--- design/flow/constraint.sdc ---
create_clock -name core_clock -period 4.29 [get_ports {clk}]
set_input_delay 0.8580 -clock core_clock [delete_from_list [all_inputs] [get_ports {clk}]]
set_output_delay 0.8580 -clock core_clock [all_outputs]
set_load 0.01 [all_outputs]
--- design/flow/design.v ---
package cordic_pkg;
    localparam int XY_W = 16;
    localparam int ANGLE_W = 32;
    localparam int MAX_ITER = 32;  
    localparam logic signed [31:0] ANG_PI = 32'sh8000_0000;
    localparam logic signed [31:0] ANG_PI_2 = 32'sh4000_0000;
    localparam logic signed [15:0] KINV_Q15 = 16'sd19898;  
    localparam int KINV_SHIFT = 15;
    localparam real PI = 3.14159265358979323846;
    function automatic logic signed [MAX_ITER-1:0] atan_lut(input int unsigned idx);
        case (idx)
          0: atan_lut = 32'sh2000_0000;
          1: atan_lut = 32'sh12E4_051D;
          2: atan_lut = 32'sh09FB_385B;
          3: atan_lut = 32'sh0511_11D4;
          4: atan_lut = 32'sh028B_0D43;
          5: atan_lut = 32'sh0145_77E1;
          6: atan_lut = 32'sh00A2_EC1E;
          7: atan_lut = 32'sh0051_F155;
          8: atan_lut = 32'sh0028_F953;
          9: atan_lut = 32'sh0014_7E6E;
          10: atan_lut = 32'sh000A_7CC8;
          11: atan_lut = 32'sh0005_3E64;
          12: atan_lut = 32'sh0002_9F32;
          13: atan_lut = 32'sh0001_4F99;
          14: atan_lut = 32'sh0000_A7CC;
          15: atan_lut = 32'sh0000_53E6;
          default: atan_lut = 32'sd0;
        endcase
    endfunction
endpackage
module cordic_stage #(
    parameter int XYI = 19,
    parameter int ANGLE_W = 32,
    parameter int I = 0,
    parameter logic MODE = 1'b0  
)(
    input logic clk,
    input logic rst_n,
    input logic ce,
    input logic signed [XYI:0] x_in,
    input logic signed [XYI:0] y_in,
    input logic signed [ANGLE_W-1:0] z_in,
    output logic signed [XYI:0] x_out,
    output logic signed [XYI:0] y_out,
    output logic signed [ANGLE_W-1:0] z_out
);
    typedef enum logic {MODE_ROT = 1'b0, MODE_VEC = 1'b1} cordic_mode_e;
    logic signed [XYI:0] x_shr;
    logic signed [XYI:0] y_shr;
    logic signed [ANGLE_W-1:0] atan_i;
    logic dir;
    always_comb begin
        x_shr = x_in >>> I;
        y_shr = y_in >>> I;
        atan_i = $signed(cordic_pkg::atan_lut(I));
        dir = (MODE == MODE_ROT) ? z_in[ANGLE_W-1] : y_in[XYI];
    end
    always_ff @(posedge clk or negedge rst_n) begin
        if (!rst_n) begin
            x_out <= '0;
            y_out <= '0;
            z_out <= '0;
        end else if (ce) begin
            if (MODE == MODE_ROT) begin
                x_out <= dir ? (x_in + y_shr) : (x_in - y_shr);
                y_out <= dir ? (y_in - x_shr) : (y_in + x_shr);
                z_out <= dir ? (z_in + atan_i) : (z_in - atan_i);
            end else begin
                x_out <= dir ? (x_in - y_shr) : (x_in + y_shr);
                y_out <= dir ? (y_in + x_shr) : (y_in - x_shr);
                z_out <= dir ? (z_in - atan_i) : (z_in + atan_i);
            end
        end
      end
endmodule
module cordic_preproc #(
  parameter int XY_W = 16,
  parameter int XYI = 19,
  parameter int ANGLE_W = 32
)(
  input logic clk,
  input logic rst_n,
  input logic ce,
  input logic load,
  input logic signed [XY_W-1:0] x_in,
  input logic signed [XY_W-1:0] y_in,
  input logic [ANGLE_W-1:0] angle_in,
  output logic signed [XYI:0] x0,
  output logic signed [XYI:0] y0,
  output logic signed [ANGLE_W-1:0] z0
);
  logic signed [ANGLE_W-1:0] ang_s;
  logic [1:0] quadrant;
  logic signed [XYI:0] x_ext, y_ext;
  always_comb begin
    ang_s = $signed(angle_in);
    quadrant = ang_s[ANGLE_W-1 -: 2];
    x_ext = {{(XYI-XY_W+1){x_in[XY_W-1]}}, x_in};
    y_ext = {{(XYI-XY_W+1){y_in[XY_W-1]}}, y_in};
  end
  always_ff @(posedge clk or negedge rst_n) begin
    if (!rst_n) begin
      x0 <= '0;
      y0 <= '0;
      z0 <= '0;
    end else if (ce) begin
      if (load) begin
        unique case (quadrant)
          2'b00, 2'b11: begin
            x0 <= x_ext;
            y0 <= y_ext;
            z0 <= ang_s;
          end
          2'b01: begin
            x0 <= -y_ext;
            y0 <= x_ext;
            z0 <= ang_s - $signed(cordic_pkg::ANG_PI_2);
          end
          2'b10: begin
            x0 <= y_ext;
            y0 <= -x_ext;
            z0 <= ang_s + $signed(cordic_pkg::ANG_PI_2);
          end
        endcase
      end
    end
  end
endmodule
module cordic_rotator #(
    parameter int XY_W = 16,
    parameter int ANGLE_W = 32,
    parameter int ITER = 16,
    parameter int GUARD = 3,
    parameter int GAIN_COMP = 0
)(
    input logic clk,
    input logic rst_n,
    input logic in_valid,
    output logic in_ready,
    input logic signed [XY_W-1:0] x_start,
    input logic signed [XY_W-1:0] y_start,
    input logic signed [ANGLE_W-1:0] angle,
    output logic out_valid,
    input logic out_ready,
    output logic signed [XY_W-1:0] cosine,
    output logic signed [XY_W-1:0] sine
);
    logic stall;
    logic accept;
    assign stall = out_valid && !out_ready;
    assign in_ready = !stall;
    assign accept = in_valid && in_ready;
    logic [ITER:0] vld;
    always_ff @(posedge clk or negedge rst_n) begin
        if (!rst_n) begin
            vld <= '0;
        end else if (!stall) begin
            vld <= {vld[ITER-1:0], accept};
        end
    end
    assign out_valid = vld[ITER];
    localparam int XYI = XY_W + GUARD;
    logic signed [XYI:0] x0;
    logic signed [XYI:0] y0;
    logic signed [ANGLE_W-1:0] z0;
    cordic_preproc #(
        .XY_W(XY_W),
        .XYI(XYI),
        .ANGLE_W(ANGLE_W)
    ) u_preproc (
        .clk(clk),
        .rst_n(rst_n),
        .ce(!stall),
        .load(accept),
        .x_in(x_start),
        .y_in(y_start),
        .angle_in(angle),
        .x0(x0),
        .y0(y0),
        .z0(z0)
    );
    logic signed [XYI:0] x_pipe [0:ITER];
    logic signed [XYI:0] y_pipe [0:ITER];
    logic signed [ANGLE_W-1:0] z_pipe [0:ITER];
    assign x_pipe[0] = x0;
    assign y_pipe[0] = y0;
    assign z_pipe[0] = z0;
    genvar i;
    generate
        for (i = 0; i < ITER; i++) begin : STG
            cordic_stage #(
                .XYI(XYI),
                .ANGLE_W(ANGLE_W),
                .I(i),
                .MODE(1'b0) 
            ) u_stage (
                .clk(clk),
                .rst_n(rst_n),
                .ce(!stall),
                .x_in(x_pipe[i]),
                .y_in(y_pipe[i]),
                .z_in(z_pipe[i]),
                .x_out(x_pipe[i+1]),
                .y_out(y_pipe[i+1]),
                .z_out(z_pipe[i+1])
            );
         end
    endgenerate
    logic signed [XYI:0] cos_raw, sin_raw;
    assign cos_raw = x_pipe[ITER];
    assign sin_raw = y_pipe[ITER];
    localparam int MULT_W = (XYI+1) + 16;
    logic signed [MULT_W-1:0] cos_prod, sin_prod;
    logic signed [XYI:0] cos_sc, sin_sc;
    always_comb begin
        cos_prod = $signed(cos_raw) * $signed(cordic_pkg::KINV_Q15);
        sin_prod = $signed(sin_raw) * $signed(cordic_pkg::KINV_Q15);
        cos_sc = $signed(cos_prod >>> cordic_pkg::KINV_SHIFT);
        sin_sc = $signed(sin_prod >>> cordic_pkg::KINV_SHIFT);
    end
    logic signed [XYI:0] cos_sel, sin_sel;
    always_comb begin
      if (GAIN_COMP) begin
        cos_sel = cos_sc;
        sin_sel = sin_sc;
      end else begin
        cos_sel = cos_raw;
        sin_sel = sin_raw;
      end
    end
    assign cosine = cos_sel[XY_W-1:0];
    assign sine = sin_sel[XY_W-1:0];
endmodule
module cordic_rot_top (
    input logic clk,
    input logic rst_n,
    input logic in_valid,
    output logic in_ready,
    input logic signed [15:0] x_start,
    input logic signed [15:0] y_start,
    input logic signed [31:0] angle,
    output logic out_valid,
    input logic out_ready,
    output logic signed [15:0] cosine,
    output logic signed [15:0] sine
);
    cordic_rotator #(
        .XY_W(16),
        .ANGLE_W(32),
        .ITER(16),
        .GUARD(3),
        .GAIN_COMP(1)
    ) u_rot (
        .clk(clk),
        .rst_n(rst_n),
        .in_valid(in_valid),
        .in_ready(in_ready),
        .x_start(x_start),
        .y_start(y_start),
        .angle(angle),
        .out_valid(out_valid),
        .out_ready(out_ready),
        .cosine(cosine),
        .sine(sine)
    );
endmodule
--- design/flow/run.sh ---
#!/bin/bash
# the make line also repeats each setting of config.mk as NAME=value (left out here)
make -C /OpenROAD-flow-scripts/flow DESIGN_CONFIG=/design/flow/config.mk WORK_HOME=/design/flow/orfs CLKGATE_MAP_FILE= finish
--- design/flow/config.mk ---
export PLATFORM = sky130hd
export DESIGN_NAME = cordic_rot_top
export DESIGN_NICKNAME = cordic_rot_top
export VERILOG_FILES = /design/flow/design.v
export SDC_FILE = /design/flow/constraint.sdc
export NUM_CORES = 4
export LEC_CHECK = 0
export ABC_AREA = 1
export CAP_MARGIN = 20
export CORE_MARGIN = 2
export CORE_UTILIZATION = 72
export CTS_CLUSTER_DIAMETER = 94
export CTS_CLUSTER_SIZE = 32
export PLACE_DENSITY_LB_ADDON = 0.27
export SETUP_SLACK_MARGIN = 1.2
export SLEW_MARGIN = 20
export TNS_END_PERCENT = 50
==> results.txt, run 1 <==
fresh numbers from the pnr run: number of synthesized flops with an enable pin=0, router iterations before antenna repair=21, Seq/Total Area, Yosys=0.235, Slowest cell on crit path=fa_1, Rows=about 150, worst hold slack=between 0.4 and 0.5 ns, die area=0.177 mm2, clk latency late pin=approximately 0.80 ns, r2r endpoint=u_rot.STG[3].u_stage.y_out[13]$_DFFE_PN0N_, hold path start=u_rot.u_preproc.z0[11]$_DFFE_PN0P_, Area Overhead vs Synth=11.8%, drt drc=0, Compound Share, Synth=0.151, WP buf/inv=8, Mapped Cells=approximately 19000, Worst Max-Slew Pin Slew=between 1 and 1.5 ns, Crit path required time=approximately 3.4 ns, Max-Cap Viols=0, Die H=about 420 um, ys cells=~19000, Final Cycle Share=1.53, endpoints failing setup=32, final core occ=0.812, hold path endpoint=u_rot.STG[0].u_stage.z_out[11]$_DFFE_PN0N_, Main synth FF type=dfrtp_1, area fraction in xor and xnor cells=0.0516, RePlAce Congestion=roughly 1.0, CTS Buf Count=66, drt wl/cell=about 19 um, RR Startpoint=u_rot.STG[2].u_stage.x_out[4]$_DFFE_PN0N_, asr flop ratio synth=1.00, worst path cell trace=buf_6 -> ha_4 -> buf_4 -> inv_2 -> fa_1 -> inv_1 -> fa_1 -> fa_2 -> fa_1 -> inv_2 -> fa_1 -> inv_2 -> ha_4 -> nand2_4 -> nor2_4 -> inv_1 -> nor2_2 -> nand3_2 -> nand3_2 -> xor2_2 -> buf_2, worst path arrival time=5.71 ns, worst setup margin=-2.27 ns, fp util=0.727, most frequent cell after synthesis=nand2_1, yosys warns=24, clk_skew=between 0.05 and 0.06 ns, path type of the worst setup path=reg2out, Antenna Violating Nets Remaining=0, Post-synth top cells=nand2_1 (5424), inv_1 (2399), nor2_1 (1551), o21ai_0 (1372), ha_1 (1362), pin count of the biggest net entering global routing=slightly above 200, antenna cells=0, total number of vias=around 130k, Critical Path Source Type=flop, dpl hpwl=about 310000 um, critical path's largest stage delay=~0.55 ns, CTS H-tree lvls=3, CTS sink count=1175, Crit. Startpoint=u_rot.STG[15].u_stage.y_out[14]$_DFFE_PN0N_, antenna violations before repair=7, initial drt markers=16206, CP endpoint=sine[10], # IOs=~100, status=finished with violations, vias in the first global route=around 120k, clock root buffer master=clkbuf_16, top cells, area=dfrtp_1 (24%), nand2_1 (16%), ha_1 (14%), inv_1 (7.2%), o21ai_0 (5.5%), Post-Synth Simple-Gate Area=0.300, final critical-path required period=about 6.6 ns, Dominant comb cell=simple AND/OR/NAND/NOR gates, CTS tree=done, IO buf count=about 100, CP Capture Type=output pin, synthesized cell area=between 0.1 and 0.15 mm2, #FFs+latches synth=about 1200, Most common cell on crit path=fa_1, Global Route Usage Sum=0.434, R2R Setup Slk=approximately 0.83 ns, Chip Width=~420 um, worst rel slew slack=0.271, Distinct cells, synth=approximately 65, first-pass GRT wire length=630000 um, dpl cell area=roughly 0.13 mm2, Max Root-Sink Buffers=3, grt total ovfl=0, synthesis area per yosys=around 0.13 mm2, Final Cell Area=~0.14 mm2, Sum Neg Setup Slack=-68.85 ns, hold depth=2, Clock Pin Slew Worst Setup and Hold Paths=0.11 ns, Synth Net Count=slightly above 20000, OpenROAD warning count=between 100 and 150, highest clock rate=~150 MHz, layout check fault list=negative setup slack, HP Class=reg2reg, number of cells on the critical path=21, MUX share of area=0, RSZ-0062 raised after global routing=true, syn_area_per_cell=6.67 um2, Crit path max-delay family=adder cells, Final Hold Viols=0, Via-to-Cell Ratio=just over 6, Adder Area Share=0.177, biggest area consumer among synthesized cells=dfrtp_1, Reg2Reg Depth=19, fin nets=roughly 21000, drt total wl=approximately 400000 um, crit path max fanout=5, Core Area=0.172 mm2, Top cell area share=0.235, Slew Viols, Final=0
==> through the flow <==
stage               cells  setup WS [ns]
floorplan           18757          -1.10
finish              21513          -2.27
CTS                 21418          -2.27
global route        21513          -2.42
global placement    21199          -1.88
detailed placement  21199          -1.92
==> final cells by class <==
| class | instances | area [um2] |
|---|---|---|
| Timing Repair Buffer | 670 | 5770 |
| Clock inverter | 53 | 1010 |
| Multi-Input combinational cell | 14826 | 89800 |
| Fill cell | 12206 | 32300 |
| Tap cell | 2310 | 2890 |
| Clock buffer | 68 | 1680 |
| Inverter | 2411 | 9090 |
| Sequential cell | 1175 | 29500 |
==> metal layers <==
metal  track usage  vias to the layer above  wire length, um
met3        0.0830                     1693            42000
met2         0.688                     7793           179000
met4         0.205                        6            22900
li1              -                    62398                -
met1         0.575                    61560           159000
met5             0                        -               33
==> repair_timing <==
item                                   4_1_cts  5_1_grt
setup buffers                               97       94
gates resized                              581      578
endpoints found under the hold margin       14        0
pin swaps                                  230      272
gates cloned                                 0        0
hold buffers                                 1        0
setup endpoints to repair                  245      410
==> run 2: changes to the inputs <==
Settings changed: ABC_AREA 1 to unset, CORE_UTILIZATION 72 to 40, CTS_CLUSTER_DIAMETER 94 to unset, CTS_CLUSTER_SIZE 32 to unset, PLACE_DENSITY_LB_ADDON 0.27 to unset, SETUP_SLACK_MARGIN 1.2 to 2.42, TNS_END_PERCENT 50 to unset.
Clock period 4.29 ns to 8.39 ns, I/O delays scaled along.
==> results.txt, run 2 <==
fresh numbers from the pnr run: status=timing/DRC/antenna clean, Crit path required time=6.71 ns, synthesis area per yosys=about 0.11 mm2, drt wl/cell=about 17 um, total number of vias=between 80000 and 90000, die area=0.270 mm2, r2r endpoint=u_rot.STG[1].u_stage.y_out[19]$_DFFE_PN0N_, Die H=between 500 and 600 um, hold path start=u_rot.vld[4]$_DFFE_PN0N_, Distinct cells, synth=around 90, Area Overhead vs Synth=11.0%, WP buf/inv=6, yosys warns=24, CTS tree=done, Slowest cell on crit path=dfrtp_2, register area=between 0.02 and 0.03 mm2, hold path endpoint=u_rot.vld[4]$_DFFE_PN0N_, synthesized cell area=approximately 0.11 mm2, drt total wl=around 270000 um, crit path max fanout=8, R2R Setup Slk=about 3.6 ns, Critical Path Source Type=flop, fp util=0.402, Most common cell on crit path=fa_1, RSZ-0062 raised after global routing=true, worst path cell trace=ha_4 -> xor2_2 -> xnor2_1 -> fa_1 -> inv_1 -> fa_1 -> fa_1 -> inv_1 -> fa_1 -> inv_2 -> ha_4 -> a21o_1 -> a21o_1 -> a21oi_2 -> o21ai_4 -> inv_2 -> a21oi_4 -> o41ai_4 -> o211ai_1 -> o41ai_2 -> buf_4 -> o21ba_4 -> xnor2_2 -> buf_2, router iterations before antenna repair=8, final core occ=0.446, CP endpoint=cosine[15], Worst Max-Slew Pin Slew=~1.2 ns, most frequent cell after synthesis=a21oi_1, CP Capture Type=output pin, grt total ovfl=0, Reg2Reg Depth=15, clk_skew=between 0.05 and 0.06 ns, HP Class=reg2reg, Via-to-Cell Ratio=between 5 and 6, hold depth=2, worst rel slew slack=0.163, Max-Cap Viols=0, path type of the worst setup path=reg2out, worst setup margin=0.223 ns, top cells, area=dfrtp_1 (28%), ha_1 (16%), a21oi_1 (6.7%), xnor2_1 (5.8%), fa_1 (4.8%), first-pass GRT wire length=between 400000 and 500000 um, ys cells=between 10000 and 15000, Slew Viols, Final=0, Synth Net Count=~14000, RePlAce Congestion=between 0.8 and 0.9, Logic cell area=between 0.07 and 0.08 mm2, Main synth FF type=dfrtp_1, Adder Area Share=0.209, Crit. Startpoint=u_rot.STG[15].u_stage.x_out[8]$_DFFE_PN0N_, antenna violations before repair=8, Rows=between 150 and 200, Core Area=0.265 mm2, CTS sink count=1175, hold_buf cts=0, Place WS=0.417 ns, dpl cell area=~0.11 mm2, Filler cells=between 20000 and 30000, pin count of the biggest net entering global routing=roughly 170, endpoints failing setup=0, vias in the first global route=around 85000, highest clock rate=between 100 and 150 MHz, Chip Width=~520 um, CTS Buf Count=about 150, Compound Share, Synth=0.209, IO buf count=roughly 100, initial drt markers=approximately 4200, fin nets=14409, # IOs=roughly 100, asr flop ratio synth=1.00, Antenna Violating Nets Remaining=0, clk latency late pin=about 0.83 ns, #FFs+latches synth=1175, RR Startpoint=u_rot.STG[0].u_stage.x_out[3]$_DFFE_PN0N_, Mapped Cells=between 10000 and 15000, Crit path max-delay family=adder cells, area fraction in xor and xnor cells=0.100, Max Root-Sink Buffers=3, Seq/Total Area, Yosys=0.277, Final Cycle Share=0.973, critical path's largest stage delay=approximately 0.55 ns, drt drc=0, Final Hold Viols=0, Final Cell Area=about 0.12 mm2, final critical-path required period=approximately 8 ns, dpl hpwl=about 210000 um, Post-Synth Simple-Gate Area=0.156, Post-synth top cells=a21oi_1 (1421), ha_1 (1362), nand2_1 (1311), nor2_1 (1210), dfrtp_1 (1175), clock root buffer master=clkbuf_16, syn_area_per_cell=approximately 8.4 um2, Top cell area share=0.277, Sum Neg Setup Slack=0 ns, CTS H-tree lvls=4, Clock Pin Slew Worst Setup and Hold Paths=0.06 ns, worst path arrival time=6.49 ns, number of cells on the critical path=24, OpenROAD warning count=112, Dominant comb cell=AND-OR/OR-AND gates, Global Route Usage Sum=0.199, MUX share of area=0.00783, biggest area consumer among synthesized cells=dfrtp_1, number of synthesized flops with an enable pin=0
run 2: layout make-up:
| class | instances | area share |
|---|---|---|
| Multi-Input combinational cell | 10306 | 0.622 |
| Sequential cell | 1175 | 0.250 |
| Tap cell | 3533 | 0.0375 |
| Clock buffer | 213 | 0.0370 |
| Inverter | 823 | 0.0263 |
| Timing Repair Buffer | 268 | 0.0196 |
| Clock inverter | 62 | 0.00829 |
| Antenna cell | 5 | 0.000106 |
run 2: layer usage:
metal / global-route usage / vias to the layer above / routed length [um]
met5: 0 / - / 0
li1: - / 44623 / -
met3: 0.0185 / 370 / 6910
met4: 0.0522 / 0 / 6650
met2: 0.354 / 1011 / 132000
met1: 0.257 / 40358 / 125000
run 2: repair_timing:
item	CTS	global route
pin swaps	69	49
buffers inserted	49	31
endpoints found under the setup margin	32	32
gates resized	203	47
run 2: per-stage QoR:
stage               cells  hold WS [ns]
CTS                 16348         0.468
detailed placement  16024         0.454
global route        16385         0.485
finish              16385         0.465
floorplan           12675         0.430
global placement    16024         0.445
==> run 3: changes to the inputs <==
Settings changed: CELL_PAD_IN_SITES_GLOBAL_PLACEMENT set to 3, PLACE_DENSITY_LB_ADDON set to 0.19, SETUP_SLACK_MARGIN 2.42 to -0.36.
Clock period 8.39 ns to 8.5 ns, I/O delays scaled along.
==> results.txt, run 3 <==
fresh numbers from the pnr run: top cells, area=dfrtp_1 (28%), ha_1 (16%), a21oi_1 (6.7%), xnor2_1 (5.8%), fa_1 (4.8%), Mapped Cells=~13000, Slew Viols, Final=0, vias in the first global route=a little under 90000, clk_skew=roughly 0.089 ns, final critical-path required period=8.53 ns, CP endpoint=sine[14], Antenna Violating Nets Remaining=0, RePlAce Congestion=between 0.8 and 0.9, first-pass GRT wire length=about 500000 um, Adder Area Share=0.209, HP Class=reg2reg, Filler cells=26376, worst rel slew slack=0.274, Main synth FF type=dfrtp_1, Final Cell Area=roughly 0.12 mm2, Rows=around 190, asr flop ratio synth=1.00, number of cells on the critical path=23, clk latency late pin=about 0.87 ns, Critical Path Source Type=flop, Placed Cells=roughly 16000, Compound Share, Synth=0.209, highest clock rate=around 120 MHz, Post-synth top cells=a21oi_1 (1421), ha_1 (1362), nand2_1 (1311), nor2_1 (1210), dfrtp_1 (1175), endpoints failing setup=3, syn_area_per_cell=between 8 and 9 um2, R2R Setup Slk=roughly 3.3 ns, Die H=519 um, CTS Buf Count=roughly 160, drt total wl=roughly 320000 um, CTS sink count=between 1000 and 1500, Max Root-Sink Buffers=4, crit path max fanout=6, number of synthesized flops with an enable pin=0, Distinct cells, synth=90, router iterations before antenna repair=6, Place WS=-0.0314 ns, Area Overhead vs Synth=9.97%, dpl cell area=0.111 mm2, Most common cell on crit path=fa_1, Dominant comb cell=AND-OR/OR-AND gates, CTS tree=done, pin count of the biggest net entering global routing=about 190, antenna violations before repair=3, status=finished with violations, RR Startpoint=u_rot.STG[4].u_stage.z_out[31]$_DFFE_PN0N_, Clock Pin Slew Worst Setup and Hold Paths=roughly 0.050 ns, Seq/Total Area, Yosys=0.277, r2r endpoint=u_rot.STG[5].u_stage.z_out[30]$_DFFE_PN0N_, final non-filler cell total=16345, MUX share of area=0.00783, clock root buffer master=clkbuf_16, worst path cell trace=buf_4 -> ha_1 -> xor2_1 -> ha_1 -> fa_1 -> fa_1 -> fa_1 -> inv_1 -> fa_1 -> inv_1 -> ha_1 -> and2_1 -> o2111ai_1 -> o31a_1 -> a21oi_2 -> o21ai_1 -> buf_4 -> a21boi_2 -> nand2_1 -> a31oi_4 -> a211o_1 -> xor2_1 -> dlygate4sd2_1, worst path arrival time=6.83 ns, worst setup margin=-0.0295 ns, #FFs+latches synth=1175, OpenROAD warning count=roughly 130, Via-to-Cell Ratio=around 5.4, grt total ovfl=0, Reg2Reg Depth=14, Max-Cap Viols=0, Final Hold Viols=0, Chip Width=approximately 520 um, Post-Synth Simple-Gate Area=0.156, area fraction in xor and xnor cells=0.100, Synth Net Count=roughly 14000, path type of the worst setup path=reg2out, biggest area consumer among synthesized cells=dfrtp_1, hold path start=u_rot.vld[15]$_DFFE_PN0N_, hold path endpoint=u_rot.vld[15]$_DFFE_PN0N_, Worst Max-Slew Pin Slew=1.06 ns, IO buf count=roughly 100, Global Route Usage Sum=0.232, Crit. Startpoint=u_rot.STG[15].u_stage.y_out[7]$_DFFE_PN0N_, fin nets=between 10000 and 15000, Final Cycle Share=1.00, total number of vias=88082, Top cell area share=0.277, Core Area=approximately 0.26 mm2, die area=roughly 0.27 mm2, synthesis area per yosys=around 0.11 mm2, Crit path max-delay family=adder cells, synthesized cell area=0.106 mm2, # IOs=between 100 and 150, CP Capture Type=output pin, most frequent cell after synthesis=a21oi_1, drt drc=0, hold depth=2, yosys warns=24, critical path's largest stage delay=~0.57 ns, ys cells=around 13000, fp util=0.402, Slowest cell on crit path=fa_1, Crit path required time=6.80 ns, dpl hpwl=250000 um, layout check fault list=negative setup slack, initial drt markers=approximately 4700, CTS H-tree lvls=4, WP buf/inv=5, drt wl/cell=between 15 and 20 um
==> run 3: metal layers <==
layer  vias up  part of all wire  track usage
li1      44517                 -            -
met1     42258              0.50        0.331
met2      1063              0.46        0.385
met3       244             0.027       0.0203
met4         0             0.016       0.0386
met5         -                 0            0
==> run 3: repair_timing <==
action	in CTS	in global routing
endpoints found under the setup margin	14	15
setup buffers	6	4
hold buffers	0	0
pin swaps	3	7
gates resized	24	19
==> run 3: per-stage QoR <==
stage | hold slack [ns] | setup TNS [ns] | utilization
floorplan | 0.430 | 0 | -
global placement | 0.441 | -0.190 | 0.421
detailed placement | 0.454 | -0.0583 | 0.421
CTS | 0.468 | -3.64 | 0.441
global route | 0.484 | -5.21 | 0.442
finish | 0.460 | -0.0395 | 0.442
==> run 3: layout make-up <==
cell class / count / area (um2) / share of cell area
Antenna cell: 3 / 7.51 / 0.0000643
Clock buffer: 226 / 4640 / 0.0397
Clock inverter: 55 / 678 / 0.00580
Inverter: 823 / 3100 / 0.0265
Multi-Input combinational cell: 10306 / 72500 / 0.620
Sequential cell: 1175 / 29400 / 0.252
Tap cell: 3533 / 4420 / 0.0378
Timing Repair Buffer: 224 / 2120 / 0.0181
==> run 4: changes to the inputs <==
Settings changed: CELL_PAD_IN_SITES_GLOBAL_PLACEMENT 3 to unset, CORE_UTILIZATION 40 to 72, CTS_CLUSTER_DIAMETER set to 355, CTS_CLUSTER_SIZE set to 20, PLACE_DENSITY_LB_ADDON 0.19 to 0.22, SETUP_SLACK_MARGIN -0.36 to 0.94.
Clock period 8.5 ns to 3.15 ns, I/O delays scaled along.
==> results.txt, run 4 <==
run results: Placed Cells=approximately 17000, Core Area=about 0.15 mm2, asr flop ratio synth=1.00, RePlAce Congestion=between 1 and 1.5, die area=approximately 0.15 mm2, clock root buffer master=clkbuf_16, area fraction in xor and xnor cells=0.100, status=did not finish, Distinct cells, synth=around 90, Mapped Cells=roughly 13000, Adder Area Share=0.209, CTS H-tree lvls=3, fp util=0.727, CTS sink count=between 1000 and 1500, Compound Share, Synth=0.209, #FFs+latches synth=around 1200, error msg=[ERROR GRT-0116] Global routing finished with congestion. Check the congestion regions in the DRC Viewer., grt total ovfl=around 3500, Main synth FF type=dfrtp_1, dpl hpwl=roughly 280000 um, Seq/Total Area, Yosys=0.277, MUX share of area=0.00783, Die H=slightly below 400 um, Global Route Usage Sum=0.892, Dominant comb cell=AND-OR/OR-AND gates, # IOs=~100, Top cell area share=0.277, most frequent cell after synthesis=a21oi_1, Failed at=5_1_grt, Post-Synth Simple-Gate Area=0.156, yosys warns=24, top cells, area=dfrtp_1 (28%), ha_1 (16%), a21oi_1 (6.7%), xnor2_1 (5.8%), fa_1 (4.8%), dpl cell area=0.129 mm2, Rows=around 140, ys cells=approximately 13000, CTS Buf Count=68, IO buf count=101, Synth Net Count=roughly 14000, synthesized cell area=0.106 mm2, Max Root-Sink Buffers=3, synthesis area per yosys=around 0.11 mm2, Chip Width=388 um, Post-synth top cells=a21oi_1 (1421), ha_1 (1362), nand2_1 (1311), nor2_1 (1210), dfrtp_1 (1175), biggest area consumer among synthesized cells=dfrtp_1, Place WS=-3.80 ns, number of synthesized flops with an enable pin=0, syn_area_per_cell=approximately 8.4 um2
## run 4: timing repair
item | in CTS
resized | 837
buffers inserted | 260
endpoints found under the setup margin | 909
gates cloned | 1
pin swaps | 451
hold endpoints to repair | 30
hold buffers | 1
## run 4: per-layer routing
layer  track usage  overflow
met3         0.798       230
met1         0.850       172
met4         0.940      1093
met5         0.652        26
met2          1.01      1998
==> run 5: changes to the inputs <==
Settings changed: ABC_AREA set to 1, CAP_MARGIN 20 to 15, CTS_CLUSTER_DIAMETER 355 to 154, CTS_CLUSTER_SIZE 20 to 15, PLACE_DENSITY_LB_ADDON 0.22 to 0.2, SETUP_SLACK_MARGIN 0.94 to -0.42.
Clock period 3.15 ns to 5.94 ns, I/O delays scaled along.
==> results.txt, run 5 <==
fresh numbers from the pnr run: CTS Buf Count=88, antenna violations before repair=4, router iterations before antenna repair=7, layout check fault list=negative setup slack, clock root buffer master=clkbuf_16, initial drt markers=15520, synthesis area per yosys=about 0.13 mm2, Area Overhead vs Synth=8.93%, first-pass GRT wire length=632000 um, dpl cell area=roughly 0.13 mm2, Sum Neg Setup Slack=-30.82 ns, die area=around 0.18 mm2, Crit. Startpoint=u_rot.STG[15].u_stage.y_out[4]$_DFFE_PN0N_, RSZ-0062 raised after global routing=true, Compound Share, Synth=0.151, Chip Width=between 400 and 500 um, Slew Viols, Final=0, final critical-path required period=about 7.1 ns, pin count of the biggest net entering global routing=around 230, Dominant comb cell=simple AND/OR/NAND/NOR gates, path type of the worst setup path=reg2out, RR Startpoint=u_rot.STG[4].u_stage.z_out[31]$_DFFE_PN0N_, Crit path required time=4.75 ns, Main synth FF type=dfrtp_1, Core Area=0.172 mm2, Final Cycle Share=1.20, R2R Setup Slk=~1.7 ns, biggest area consumer among synthesized cells=dfrtp_1, #FFs+latches synth=about 1200, Via-to-Cell Ratio=a little over 6, Global Route Usage Sum=0.439, number of synthesized flops with an enable pin=0, grt total ovfl=0, Seq/Total Area, Yosys=0.235, final core occ=0.791, r2r endpoint=u_rot.STG[5].u_stage.x_out[17]$_DFFE_PN0N_, critical path's largest stage delay=between 0.5 and 0.6 ns, crit path max fanout=4, RePlAce Congestion=1.03, Worst Max-Slew Pin Slew=1.07 ns, HP Class=in2async, IO buf count=101, Antenna Violating Nets Remaining=0, clk_skew=0.0467 ns, highest clock rate=141 MHz, clk latency late pin=0.79 ns, CTS H-tree lvls=3, area fraction in xor and xnor cells=0.0516, fp util=0.727, yosys warns=24, drt drc=0, Adder Area Share=0.177, Top cell area share=0.235, worst path cell trace=buf_4 -> ha_2 -> xnor2_2 -> xor2_1 -> fa_1 -> inv_2 -> fa_1 -> fa_1 -> inv_2 -> fa_1 -> inv_2 -> ha_4 -> nand2_4 -> buf_6 -> nor2_4 -> inv_2 -> nor3_4 -> nand2_1 -> nand2_2 -> nand3_2 -> nand2_2 -> xor2_1 -> buf_2, top cells, area=dfrtp_1 (24%), nand2_1 (16%), ha_1 (14%), inv_1 (7.2%), o21ai_0 (5.5%), Slowest cell on crit path=fa_1, number of cells on the critical path=23, OpenROAD warning count=between 100 and 150, dpl hpwl=between 300000 and 400000 um, Final Cell Area=0.136 mm2, fin nets=roughly 21000, Synth Net Count=roughly 20000, Max Root-Sink Buffers=3, Mapped Cells=approximately 19000, Final Hold Viols=0, drt total wl=around 400000 um, worst rel slew slack=0.283, Critical Path Source Type=flop, Die H=approximately 420 um, hold_buf cts=0, total number of vias=around 130k, CTS sink count=approximately 1200, status=finished with violations, drt wl/cell=between 15 and 20 um, MUX share of area=0, # IOs=roughly 100, Max-Cap Viols=0, Clock Pin Slew Worst Setup and Hold Paths=~0.09 ns, worst path arrival time=5.92 ns, endpoints failing setup=32, CP Capture Type=output pin, synthesized cell area=0.125 mm2, Filler cells=between 10000 and 15000, Crit path max-delay family=adder cells, CTS tree=done, asr flop ratio synth=1.00, CP endpoint=sine[5], Reg2Reg Depth=14, worst setup margin=-1.17 ns, Post-synth top cells=nand2_1 (5424), inv_1 (2399), nor2_1 (1551), o21ai_0 (1372), ha_1 (1362), ys cells=about 19000, vias in the first global route=between 100k and 150k, most frequent cell after synthesis=nand2_1, Rows=152, syn_area_per_cell=approximately 6.7 um2, Distinct cells, synth=65, Post-Synth Simple-Gate Area=0.300, WP buf/inv=7
==> run 5: metrics by stage <==
stage,worst slack (ns),hold WS (ns),cells
final,-1.17,0.389,21371
after global routing,-1.23,0.484,21370
after CTS,-1.06,0.446,21345
after detailed placement,-0.826,0.453,21184
after global placement,-0.832,0.447,21184
after floorplan,-0.0135,0.440,18757
==> run 5: area by class of cell <==
class / count / area, um2 / area share
Antenna cell: 3 / 7.51 / 0.0000551
Clock buffer: 88 / 2200 / 0.0162
Inverter: 2411 / 9070 / 0.0666
Tap cell: 2310 / 2890 / 0.0212
Multi-Input combinational cell: 14826 / 87700 / 0.644
Sequential cell: 1175 / 29400 / 0.216
Timing Repair Buffer: 549 / 4730 / 0.0347
Clock inverter: 9 / 169 / 0.00124
==> run 5: metal layers <==
metal / track usage / wire length [um]
met3: 0.0764 / 41200
met2: 0.689 / 176000
met4: 0.227 / 25300
met1: 0.582 / 159000
met5: 0 / 13
==> run 5: repair_timing <==
| item | in CTS | in global routing |
|---|---|---|
| setup endpoints to repair | 32 | 32 |
| resized | 557 | 220 |
| pin swaps | 212 | 143 |
| setup buffers | 69 | 30 |
==> run 6: changes to the inputs <==
Settings changed: CAP_MARGIN 15 to 30, CELL_PAD_IN_SITES_DETAIL_PLACEMENT set to 0, CTS_CLUSTER_DIAMETER 154 to unset, CTS_CLUSTER_SIZE 15 to 13, GPL_TIMING_DRIVEN set to 1, PLACE_DENSITY_LB_ADDON 0.2 to 0.23, SETUP_SLACK_MARGIN -0.42 to 1.54, TNS_END_PERCENT set to 75.
Clock period 5.94 ns to 6.81 ns, I/O delays scaled along.
==> results.txt, run 6 <==
fresh numbers from the pnr run: status=finished with violations, layout check fault list=negative setup slack, Mapped Cells=approximately 19000, worst rel slew slack=0.308, critical path's largest stage delay=around 0.5 ns, Core Area=approximately 0.17 mm2, Distinct cells, synth=~65, drt total wl=between 300000 and 400000 um, hold depth=2, CP endpoint=sine[11], Area Overhead vs Synth=9.30%, CTS sink count=~1200, dpl hpwl=between 300000 and 400000 um, worst setup margin=-0.271 ns, Compound Share, Synth=0.151, CTS Buf Count=137, ys cells=18757, die area=around 0.18 mm2, Slew Viols, Final=0, Worst Max-Slew Pin Slew=1.04 ns, worst path arrival time=about 5.7 ns, Crit. Startpoint=u_rot.STG[15].u_stage.y_out[10]$_DFFE_PN0N_, r2r endpoint=u_rot.STG[5].u_stage.y_out[12]$_DFFE_PN0N_, number of synthesized flops with an enable pin=0, Clock Pin Slew Worst Setup and Hold Paths=~0.06 ns, fin nets=20567, Final Cycle Share=1.04, crit path max fanout=5, dpl cell area=~0.13 mm2, Critical Path Source Type=flop, MUX share of area=0, RePlAce Congestion=between 1 and 1.5, highest clock rate=141 MHz, grt total ovfl=0, Sum Neg Setup Slack=-5.37 ns, pin count of the biggest net entering global routing=237, Max-Cap Viols=0, Rows=roughly 150, clk latency late pin=approximately 0.84 ns, synthesized cell area=roughly 0.13 mm2, Final Hold Viols=0, Adder Area Share=0.177, Antenna Violating Nets Remaining=0, hold path endpoint=u_rot.vld[12]$_DFFE_PN0N_, Dominant comb cell=simple AND/OR/NAND/NOR gates, Global Route Usage Sum=0.438, CP Capture Type=output pin, Most common cell on crit path=fa_1, drt drc=0, # IOs=just over 100, Final Cell Area=0.137 mm2, Max Root-Sink Buffers=3, CTS H-tree lvls=4, R2R Setup Slk=about 2.8 ns, Main synth FF type=dfrtp_1, initial drt markers=between 10000 and 15000, Crit path max-delay family=adder cells, Top cell area share=0.235, OpenROAD warning count=approximately 130, drt wl/cell=between 15 and 20 um, Slowest cell on crit path=fa_1, syn_area_per_cell=6.67 um2, hold_buf cts=0, Reg2Reg Depth=13, endpoints failing setup=32, fp util=0.727, RR Startpoint=u_rot.STG[4].u_stage.z_out[31]$_DFFE_PN0N_, asr flop ratio synth=1.00, total number of vias=around 130k, number of cells on the critical path=19, Post-Synth Simple-Gate Area=0.300, IO buf count=101, biggest area consumer among synthesized cells=dfrtp_1, synthesis area per yosys=0.125 mm2, hold path start=u_rot.vld[11]$_DFFE_PN0N_, Synth Net Count=~20000, HP Class=reg2reg, first-pass GRT wire length=between 600000 and 700000 um, clock root buffer master=clkbuf_16, worst hold slack=0.466 ns, most frequent cell after synthesis=nand2_1, Crit path required time=5.45 ns, worst path cell trace=buf_6 -> ha_4 -> buf_4 -> xnor2_1 -> xor2_1 -> fa_1 -> fa_2 -> fa_1 -> inv_2 -> fa_1 -> inv_2 -> ha_4 -> nand2_8 -> nor2_4 -> nand2_1 -> nand3b_1 -> o211ai_1 -> xor2_1 -> buf_2, RSZ-0062 raised after global routing=true, router iterations before antenna repair=9, top cells, area=dfrtp_1 (24%), nand2_1 (16%), ha_1 (14%), inv_1 (7.2%), o21ai_0 (5.5%), CTS tree=done, Place WS=around 0.057 ns, Via-to-Cell Ratio=a little over 6, yosys warns=24, area fraction in xor and xnor cells=0.0516, path type of the worst setup path=reg2out, Die H=around 420 um, vias in the first global route=approximately 120k, WP buf/inv=5, #FFs+latches synth=about 1200, Chip Width=~420 um, Seq/Total Area, Yosys=0.235, antenna violations before repair=10, clk_skew=0.0434 ns, Post-synth top cells=nand2_1 (5424), inv_1 (2399), nor2_1 (1551), o21ai_0 (1372), ha_1 (1362), final critical-path required period=7.08 ns
==> run 6: layout make-up <==
cell class | instances | area, um2
Antenna cell | 3 | 7.51
Clock buffer | 175 | 3790
Clock inverter | 68 | 976
Fill cell | 12717 | 35400
Inverter | 2411 | 9070
Multi-Input combinational cell | 14826 | 87500
Sequential cell | 1175 | 29400
Tap cell | 2310 | 2890
Timing Repair Buffer | 330 | 2990
==> run 6: timing repair <==
action                     in CTS  in global routing
setup endpoints to repair      32                 32
buffers inserted               92                 35
pin swaps                     124                115
resized                       347                140
hold endpoints to repair        0                  0
==> run 6: metal layers <==
| metal | part of all wire | track usage | wire length [um] |
|---|---|---|---|
| met1 | 0.40 | 0.573 | 157000 |
| met2 | 0.44 | 0.689 | 174000 |
| met3 | 0.11 | 0.0966 | 42100 |
| met4 | 0.055 | 0.210 | 21700 |
| met5 | 0.00026 | 0 | 101 |
==> run 6: metrics by stage <==
step / instances / utilization
after floorplan: 18757 / -
final: 21298 / 0.794
after global placement: 20922 / 0.752
after CTS: 21258 / 0.789
after global routing: 21295 / 0.794
after detailed placement: 20923 / 0.752
==> run 7: changes to the inputs <==
Settings changed: ABC_AREA 1 to unset, CAP_MARGIN 30 to 20, CELL_PAD_IN_SITES_DETAIL_PLACEMENT 0 to unset, CORE_UTILIZATION 72 to 57, CTS_CLUSTER_DIAMETER set to 372, CTS_CLUSTER_SIZE 13 to unset, GPL_TIMING_DRIVEN 1 to unset, PLACE_DENSITY_LB_ADDON 0.23 to unset, SETUP_SLACK_MARGIN 1.54 to unset, TNS_END_PERCENT 75 to unset.
Clock period 6.81 ns to 4.99 ns, I/O delays scaled along.
==> results.txt, run 7 <==
fresh numbers from the pnr run: Placed Cells=between 15000 and 20000, Chip Width=around 440 um, Clock Pin Slew Worst Setup and Hold Paths=about 0.06 ns, MUX share of area=0.00783, hold_buf cts=0, Compound Share, Synth=0.209, IO buf count=around 100, Worst Max-Slew Pin Slew=slightly below 1 ns, Mapped Cells=between 10000 and 15000, router iterations before antenna repair=6, Crit path required time=3.99 ns, synthesized cell area=around 0.11 mm2, R2R Setup Slk=between 0.2 and 0.25 ns, crit path max fanout=6, fin nets=14648, Die H=approximately 440 um, Top cell area share=0.277, initial drt markers=~6200, die area=0.190 mm2, WP buf/inv=5, OpenROAD warning count=~120, clk latency late pin=0.81 ns, Synth Net Count=around 14000, endpoints failing setup=32, Dominant comb cell=AND-OR/OR-AND gates, biggest area consumer among synthesized cells=dfrtp_1, CP Capture Type=output pin, fp util=0.574, Max-Cap Viols=0, number of synthesized flops with an enable pin=0, Main synth FF type=dfrtp_1, HP Class=in2async, Most common cell on crit path=fa_1, RSZ-0062 raised after global routing=true, Sum Neg Setup Slack=-63.82 ns, highest clock rate=136 MHz, Distinct cells, synth=~90, syn_area_per_cell=8.38 um2, clock root buffer master=clkbuf_16, CTS sink count=between 1000 and 1500, Global Route Usage Sum=0.304, worst setup margin=-2.36 ns, # IOs=102, RR Startpoint=u_rot.STG[6].u_stage.z_out[31]$_DFFE_PN0N_, status=finished with violations, CTS tree=done, Final Hold Viols=0, pin count of the biggest net entering global routing=199, Post-Synth Simple-Gate Area=0.156, Core Area=0.185 mm2, worst path arrival time=between 6 and 7 ns, top cells, area=dfrtp_1 (28%), ha_1 (16%), a21oi_1 (6.7%), xnor2_1 (5.8%), fa_1 (4.8%), worst hold slack=0.247 ns, yosys warns=24, grt total ovfl=0, asr flop ratio synth=1.00, final non-filler cell total=approximately 16000, dpl hpwl=228000 um, antenna violations before repair=8, vias in the first global route=89745, clk_skew=0.0328 ns, Rows=approximately 160, CP endpoint=sine[15], Max Root-Sink Buffers=3, #FFs+latches synth=between 1000 and 1500, Reg2Reg Depth=13, first-pass GRT wire length=~480000 um, layout check fault list=negative setup slack, Crit. Startpoint=u_rot.STG[15].u_stage.y_out[7]$_DFFE_PN0N_, worst rel slew slack=0.351, number of cells on the critical path=24, most frequent cell after synthesis=a21oi_1, Crit path max-delay family=adder cells, Antenna Violating Nets Remaining=0, ys cells=roughly 13000, Place WS=-2.20 ns, Slew Viols, Final=0, drt total wl=approximately 290000 um, Critical Path Source Type=flop, RePlAce Congestion=slightly above 0.9, Area Overhead vs Synth=11.4%, path type of the worst setup path=reg2out, drt wl/cell=18.7 um, r2r endpoint=u_rot.STG[7].u_stage.y_out[18]$_DFFE_PN0N_, Via-to-Cell Ratio=around 5.9, critical path's largest stage delay=slightly above 0.5 ns, final critical-path required period=between 7 and 8 ns, drt drc=0, CTS Buf Count=approximately 150, synthesis area per yosys=0.106 mm2, Seq/Total Area, Yosys=0.277, total number of vias=91233, Slowest cell on crit path=fa_1, worst path cell trace=ha_4 -> xor2_1 -> ha_1 -> inv_2 -> fa_1 -> fa_1 -> inv_1 -> fa_1 -> inv_2 -> fa_1 -> inv_2 -> ha_4 -> a21o_1 -> a221oi_2 -> o31a_1 -> a21oi_2 -> o21ai_2 -> a21boi_2 -> nand2_2 -> a31oi_4 -> a211o_1 -> a21oi_2 -> xnor2_2 -> buf_2, Final Cycle Share=1.47, area fraction in xor and xnor cells=0.100, CTS H-tree lvls=4, Adder Area Share=0.209, Post-synth top cells=a21oi_1 (1421), ha_1 (1362), nand2_1 (1311), nor2_1 (1210), dfrtp_1 (1175)
[run 7: metrics by stage]
step | utilization | cell area (um2)
floorplan | - | 107000
global placement | 0.608 | 113000
detailed placement | 0.608 | 113000
CTS | 0.637 | 118000
global route | 0.639 | 118000
finish | 0.639 | 118000
[run 7: final cells by class]
class                      instances  area [um2]
tap                             2480        3100
clock buffer                     211        4410
multi-input combinational      10306       73300
inverter                         823        3100
fill                           16208       66800
timing repair buffer             511        4230
clock inverter                    52         788
antenna                            2        5.00
sequential                      1175       29400
[run 7: repair_timing]
item                       4_1_cts  5_1_grt
gates cloned                     0        0
setup endpoints to repair       32       35
setup buffers                   19       12
resized                        182       69
pin swaps                       43       66
[run 7: per-layer routing]
layer	up-vias	track usage	part of all wire
met2	2002	0.488	0.45
li1	45075	-	-
met5	-	0	0.00025
met1	43760	0.435	0.47
met3	386	0.0387	0.053
met4	10	0.0759	0.024
==> run 8: changes to the inputs <==
Settings changed: ABC_AREA set to 1, CORE_UTILIZATION 57 to 72, CTS_CLUSTER_DIAMETER 372 to unset, CTS_CLUSTER_SIZE set to 13, PLACE_DENSITY_LB_ADDON set to 0.21.
Clock period 4.99 ns to 5.76 ns, I/O delays scaled along.
==> results.txt, run 8 <==
fresh numbers from the pnr run: met3 routed WL=41500 um, area fraction in xor and xnor cells=0.0516, CTS Buf Count=139, Die H=421 um, Dominant comb cell=simple AND/OR/NAND/NOR gates, dpl cell area=around 0.13 mm2, status=finished with violations, Crit path required time=~4.6 ns, #FFs+latches synth=around 1200, Worst Max-Slew Pin Slew=~1.2 ns, CTS sink count=around 1200, MUX share of area=0, dpl hpwl=approximately 300000 um, Post-synth top cells=nand2_1 (5424), inv_1 (2399), nor2_1 (1551), o21ai_0 (1372), ha_1 (1362), Final Cell Area=between 0.1 and 0.15 mm2, yosys warns=24, Top cell area share=0.235, post-route met1 wirelength=roughly 160000 um, layout check fault list=negative setup slack, Antenna Violating Nets Remaining=0, synthesis area per yosys=about 0.13 mm2, grt total ovfl=0, path type of the worst setup path=reg2out, clock root buffer master=clkbuf_16, CP endpoint=cosine[15], drt drc=0, Max Root-Sink Buffers=3, clk latency late pin=~0.83 ns, Clock Pin Slew Worst Setup and Hold Paths=0.06 ns, biggest area consumer among synthesized cells=dfrtp_1, top cells, area=dfrtp_1 (24%), nand2_1 (16%), ha_1 (14%), inv_1 (7.2%), o21ai_0 (5.5%), RSZ-0062 raised after global routing=true, Post-Synth Simple-Gate Area=0.300, IO buf count=101, worst path cell trace=ha_4 -> xor2_2 -> ha_4 -> inv_1 -> fa_1 -> fa_1 -> inv_1 -> fa_1 -> inv_2 -> fa_2 -> inv_2 -> ha_4 -> nand2_4 -> a21oi_2 -> nor2_4 -> o211ai_1 -> buf_4 -> nand2_2 -> nand3_2 -> inv_2 -> nand2_2 -> nand2_1 -> buf_2, syn_area_per_cell=roughly 6.7 um2, Reg2Reg Depth=11, Rows=~150, clk_skew=about 0.028 ns, critical path's largest stage delay=roughly 0.63 ns, Distinct cells, synth=65, most frequent cell after synthesis=nand2_1, HP Class=in2async, Slew Viols, Final=0, drt total wl=roughly 400000 um, Synth Net Count=just over 20000, Final Cycle Share=1.26, WP buf/inv=7, final core occ=0.804, crit path max fanout=5, Slowest cell on crit path=fa_2, Via-to-Cell Ratio=between 6 and 7, R2R Setup Slk=about 1.6 ns, max layer used=met5, fin nets=between 20000 and 25000, Compound Share, Synth=0.151, die area=~0.18 mm2, Area Overhead vs Synth=10.6%, Crit path max-delay family=adder cells, total number of vias=~130k, OpenROAD warning count=roughly 140, synthesized cell area=~0.13 mm2, Mapped Cells=approximately 19000, Crit. Startpoint=u_rot.STG[15].u_stage.x_out[7]$_DFFE_PN0N_, CP Capture Type=output pin, drt wl/cell=roughly 19 um, Final Hold Viols=0, RR Startpoint=u_rot.STG[6].u_stage.z_out[31]$_DFFE_PN0N_, router iterations before antenna repair=12, initial drt markers=15293, RePlAce Congestion=1.03, worst path arrival time=roughly 6 ns, vias in the first global route=between 100k and 150k, Main synth FF type=dfrtp_1, final critical-path required period=about 7.3 ns, endpoints failing setup=32, Core Area=between 0.15 and 0.2 mm2, Chip Width=around 420 um, number of cells on the critical path=23, r2r endpoint=u_rot.STG[7].u_stage.z_out[31]$_DFFE_PN0N_, hold_buf cts=0, first-pass GRT wire length=around 630000 um, Global Route Usage Sum=0.439, # IOs=102, CTS H-tree lvls=4, Max-Cap Viols=0, worst rel slew slack=0.221, worst setup margin=-1.50 ns, asr flop ratio synth=1.00, antenna violations before repair=7, pin count of the biggest net entering global routing=between 200 and 250, number of synthesized flops with an enable pin=0, Seq/Total Area, Yosys=0.235, routed wl met2=approximately 180000 um, fp util=0.727, Critical Path Source Type=flop, Adder Area Share=0.177, highest clock rate=between 100 and 150 MHz, CTS tree=done, ys cells=between 15000 and 20000
[run 8: final cells by class]
| cell class | count | area, um2 |
|---|---|---|
| Antenna cell | 4 | 10.0 |
| Clock buffer | 189 | 4060 |
| Clock inverter | 60 | 687 |
| Fill cell | 12547 | 33800 |
| Inverter | 2411 | 9070 |
| Multi-Input combinational cell | 14826 | 87600 |
| Sequential cell | 1175 | 29400 |
| Tap cell | 2310 | 2890 |
| Timing Repair Buffer | 535 | 4640 |
[run 8: through the flow]
step,setup TNS [ns],hold slack (ns),std cells,setup slack [ns]
6_report,-36.83,0.321,21510,-1.50
5_1_grt,-42.17,0.370,21507,-1.78
4_1_cts,-31.91,0.330,21469,-1.12
3_5_place_dp,-24.51,0.457,21159,-0.882
3_3_place_gp,-22.85,0.449,21159,-0.870
2_1_floorplan,-0.0484,0.440,18757,-0.0415
[run 8: layer usage]
metal  vias to the layer above  track usage
li1                      62348            -
met1                     60892        0.575
met2                      7245        0.690
met3                      1485       0.0913
met4                         6        0.219
met5                         -      0.00355
[run 8: what timing repair did]
| action | CTS | global route |
|---|---|---|
| endpoints found under the hold margin | 0 | 0 |
| setup buffers | 65 | 38 |
| pin swaps | 229 | 171 |
| setup endpoints to repair | 32 | 32 |
| gates resized | 522 | 186 |
==> run 9: changes to the inputs <==
Settings changed: ABC_AREA 1 to unset, CAP_MARGIN 20 to 15, CTS_CLUSTER_DIAMETER set to 27, CTS_CLUSTER_SIZE 13 to 43, HOLD_SLACK_MARGIN set to -0.1, MAX_ROUTING_LAYER set to met4, PLACE_DENSITY_LB_ADDON 0.21 to unset, SETUP_SLACK_MARGIN set to 1.36.
Clock period 5.76 ns to 5.24 ns, I/O delays scaled along.
==> results.txt, run 9 <==
run results: hold_buf cts=0, Top cell area share=0.277, # IOs=about 100, CTS Buf Count=about 330, Max Root-Sink Buffers=4, Mapped Cells=12675, Die H=388 um, Compound Share, Synth=0.209, CTS sink count=roughly 1200, Distinct cells, synth=~90, Main synth FF type=dfrtp_1, fp util=0.727, RePlAce Congestion=about 1.0, Post-Synth Simple-Gate Area=0.156, Global Route Usage Sum=0.631, area fraction in xor and xnor cells=0.100, die area=0.151 mm2, clock root buffer master=clkbuf_16, dpl hpwl=~230000 um, Seq/Total Area, Yosys=0.277, Dominant comb cell=AND-OR/OR-AND gates, biggest area consumer among synthesized cells=dfrtp_1, Place WS=-2.03 ns, syn_area_per_cell=~8.4 um2, Placed Cells=~15000, Rows=140, synthesis area per yosys=about 0.11 mm2, CTS H-tree lvls=5, yosys warns=24, Synth Net Count=approximately 14000, asr flop ratio synth=1.00, Failed at=5_1_grt, status=did not finish, Core Area=between 0.1 and 0.15 mm2, ys cells=12675, Adder Area Share=0.209, top cells, area=dfrtp_1 (28%), ha_1 (16%), a21oi_1 (6.7%), xnor2_1 (5.8%), fa_1 (4.8%), Chip Width=388 um, IO buf count=101, number of synthesized flops with an enable pin=0, error msg=[ERROR GRT-0232] Routing congestion too high. Check the congestion heatmap in the GUI., Post-synth top cells=a21oi_1 (1421), ha_1 (1362), nand2_1 (1311), nor2_1 (1210), dfrtp_1 (1175), synthesized cell area=0.106 mm2, grt total ovfl=43, most frequent cell after synthesis=a21oi_1, MUX share of area=0.00783, #FFs+latches synth=approximately 1200
==> run 9: per-stage QoR <==
stage | hold slack (ns) | util | cell area, um2
2_1_floorplan | 0.430 | - | 107000
3_3_place_gp | 0.449 | 0.764 | 112000
3_5_place_dp | 0.455 | 0.764 | 112000
4_1_cts | 0.211 | 0.868 | 127000
==> run 9: timing repair <==
| action | CTS |
|---|---|
| buffers inserted | 171 |
| resized | 678 |
| cloned | 3 |
| endpoints found under the setup margin | 325 |
| pin swaps | 183 |
==> run 9: metal layers <==
metal	overflow	GRT usage
met5	-	-
met4	14	0.506
met3	5	0.396
met2	23	0.824
met1	1	0.668
==> run 10: changes to the inputs <==
Settings changed: CTS_CLUSTER_DIAMETER 27 to unset, CTS_CLUSTER_SIZE 43 to unset, HOLD_SLACK_MARGIN -0.1 to unset, MAX_ROUTING_LAYER met4 to unset.
Clock period 5.24 ns to 8.27 ns, I/O delays scaled along.
==> results.txt, run 10 <==
fresh numbers from the pnr run: area fraction in xor and xnor cells=0.100, initial drt markers=between 8000 and 9000, hold path endpoint=u_rot.vld[16]$_DFFE_PN0N_, Dominant comb cell=AND-OR/OR-AND gates, Crit path required time=approximately 6.6 ns, number of cells on the critical path=26, hold path start=u_rot.vld[15]$_DFFE_PN0N_, Synth Net Count=~14000, asr flop ratio synth=1.00, Distinct cells, synth=about 90, hold_buf cts=0, CTS Buf Count=around 140, Slew Viols, Final=0, WP buf/inv=9, RSZ-0062 raised after global routing=true, HP Class=reg2reg, worst hold slack=between 0.4 and 0.5 ns, grt total ovfl=0, Filler cells=about 10000, Seq/Total Area, Yosys=0.277, worst setup margin=-0.00416 ns, Mapped Cells=~13000, crit path max fanout=7, Rows=roughly 140, drt total wl=roughly 300000 um, Max Root-Sink Buffers=3, Antenna Violating Nets Remaining=0, total number of vias=roughly 95000, Post-synth top cells=a21oi_1 (1421), ha_1 (1362), nand2_1 (1311), nor2_1 (1210), dfrtp_1 (1175), drt drc=0, yosys warns=24, Critical Path Source Type=flop, biggest area consumer among synthesized cells=dfrtp_1, clk latency late pin=0.82 ns, clk_skew=around 0.053 ns, Top cell area share=0.277, top cells, area=dfrtp_1 (28%), ha_1 (16%), a21oi_1 (6.7%), xnor2_1 (5.8%), fa_1 (4.8%), final critical-path required period=approximately 8.3 ns, met2 usage=0.637, clock root buffer master=clkbuf_16, path type of the worst setup path=reg2out, r2r endpoint=u_rot.STG[5].u_stage.z_out[30]$_DFFE_PN0N_, MUX share of area=0.00783, Crit. Startpoint=u_rot.STG[15].u_stage.x_out[10]$_DFFE_PN0N_, Compound Share, Synth=0.209, CTS tree=done, final core occ=0.791, hold depth=1, grt met3 use=0.0656, antenna cells=0, R2R Setup Slk=around 2.9 ns, critical path's largest stage delay=roughly 0.52 ns, endpoints failing setup=1, Most common cell on crit path=fa_1, CP Capture Type=output pin, Max-Cap Viols=0, layout check fault list=negative setup slack, register area=0.0294 mm2, Area Overhead vs Synth=8.81%, Clock Pin Slew Worst Setup and Hold Paths=about 0.060 ns, Global Route Usage Sum=0.382, Worst Max-Slew Pin Slew=between 1 and 1.5 ns, grt met1 use=0.498, Slowest cell on crit path=fa_1, number of synthesized flops with an enable pin=0, Adder Area Share=0.209, Reg2Reg Depth=15, fin nets=14392, synthesis area per yosys=~0.11 mm2, CP endpoint=cosine[15], router iterations before antenna repair=8, RePlAce Congestion=between 0.9 and 1, drt wl/cell=about 20 um, Via-to-Cell Ratio=approximately 6.4, ys cells=about 13000, most frequent cell after synthesis=a21oi_1, Die H=around 390 um, worst path arrival time=6.62 ns, status=finished with violations, die area=roughly 0.15 mm2, CTS sink count=roughly 1200, Chip Width=slightly below 400 um, fp util=0.727, CTS H-tree lvls=4, #FFs+latches synth=1175, Logic cell area=about 0.073 mm2, dpl hpwl=between 200000 and 250000 um, first-pass GRT wire length=between 400000 and 500000 um, vias in the first global route=93946, OpenROAD warning count=126, synthesized cell area=0.106 mm2, Crit path max-delay family=adder cells, highest clock rate=around 120 MHz, Main synth FF type=dfrtp_1, Core Area=approximately 0.15 mm2, IO buf count=101, Final Hold Viols=0, worst rel slew slack=0.250, syn_area_per_cell=between 8 and 9 um2, antenna violations before repair=8, Final Cycle Share=1.00, # IOs=slightly above 100, RR Startpoint=u_rot.STG[4].u_stage.z_out[31]$_DFFE_PN0N_, pin count of the biggest net entering global routing=between 200 and 250, Post-Synth Simple-Gate Area=0.156, Top Usage Layer GRT=met2
run 10: final cells by class:
type                       instances  area share
sequential                      1175       0.255
multi-input combinational      10306       0.634
tap                             1917      0.0207
clock buffer                     174      0.0329
timing repair buffer             262      0.0205
clock inverter                    78      0.0101
inverter                         823      0.0268
run 10: through the flow:
| step | std cells | area (um2) | setup TNS [ns] | setup slack [ns] |
|---|---|---|---|---|
| floorplan | 12675 | 107000 | 0 | 1.35 |
| finish | 14735 | 116000 | -0.00416 | -0.00416 |
| detailed placement | 14387 | 109000 | 0 | 0.176 |
| global route | 14735 | 116000 | -0.911 | -0.239 |
| global placement | 14387 | 109000 | 0 | 0.246 |
| CTS | 14701 | 115000 | -0.0142 | -0.00811 |
run 10: what timing repair did:
item	CTS	global route
setup endpoints to repair	32	32
setup buffers	62	34
gates resized	198	81
pin swaps	68	68
run 10: per-layer routing:
layer  vias up  wire, um
met5         -        80
li1      44521         -
met1     45572    120000
met4        12     11300
met3       794     23300
met2      3678    137000
==> run 11: changes to the inputs <==
Settings changed: CAP_MARGIN 15 to 20, CTS_CLUSTER_DIAMETER set to 355, CTS_CLUSTER_SIZE set to 20, HOLD_SLACK_MARGIN set to 0.29, PLACE_DENSITY set to 0.35, SETUP_SLACK_MARGIN 1.36 to 0.88.
Clock period 8.27 ns to 3.46 ns, I/O delays scaled along.
==> results.txt, run 11 <==
run results: ys cells=12675, IO buf count=~100, Max Root-Sink Buffers=3, error msg=[ERROR GRT-0232] Routing congestion too high. Check the congestion heatmap in the GUI., synthesized cell area=between 0.1 and 0.15 mm2, Synth Net Count=14361, status=did not finish, Mapped Cells=12675, Global Route Usage Sum=1.08, dpl cell area=0.122 mm2, yosys warns=24, Core Area=around 0.15 mm2, biggest area consumer among synthesized cells=dfrtp_1, dpl hpwl=around 240000 um, Rows=approximately 140, CTS sink count=1175, Main synth FF type=dfrtp_1, grt total ovfl=between 15000 and 20000, Dominant comb cell=AND-OR/OR-AND gates, clock root buffer master=clkbuf_16, MUX share of area=0.00783, RePlAce Congestion=1.01, Post-synth top cells=a21oi_1 (1421), ha_1 (1362), nand2_1 (1311), nor2_1 (1210), dfrtp_1 (1175), CTS Buf Count=slightly below 70, # IOs=around 100, CTS H-tree lvls=3, asr flop ratio synth=1.00, Post-Synth Simple-Gate Area=0.156, Adder Area Share=0.209, die area=roughly 0.15 mm2, area fraction in xor and xnor cells=0.100, Distinct cells, synth=roughly 90, syn_area_per_cell=8.38 um2, Seq/Total Area, Yosys=0.277, top cells, area=dfrtp_1 (28%), ha_1 (16%), a21oi_1 (6.7%), xnor2_1 (5.8%), fa_1 (4.8%), Failed at=5_1_grt, #FFs+latches synth=1175, synthesis area per yosys=between 0.1 and 0.15 mm2, Chip Width=388 um, fp util=0.727, Die H=approximately 390 um, number of synthesized flops with an enable pin=0, most frequent cell after synthesis=a21oi_1, Compound Share, Synth=0.209, Top cell area share=0.277
## run 11: timing repair
action | 4_1_cts
hold buffers | 1
resized | 1236
pin swaps | 744
endpoints found under the setup margin | 762
gates cloned | 4
buffers inserted | 436
endpoints found under the hold margin | 54
## run 11: stage by stage
step	setup WS, ns	utilization	setup TNS (ns)	hold WS [ns]	cells
floorplan	-2.50	-	-66.68	0.396	12675
global placement	-3.35	0.836	-104.23	0.449	15772
detailed placement	-3.43	0.836	-118.29	0.456	15772
CTS	-3.74	0.906	-111.44	0.475	16306
## run 11: routing by layer
layer  overflow  global-route usage
met4       2790                1.16
met1        631               0.956
met2      11014                1.35
met5         78               0.791
met3        832               0.919
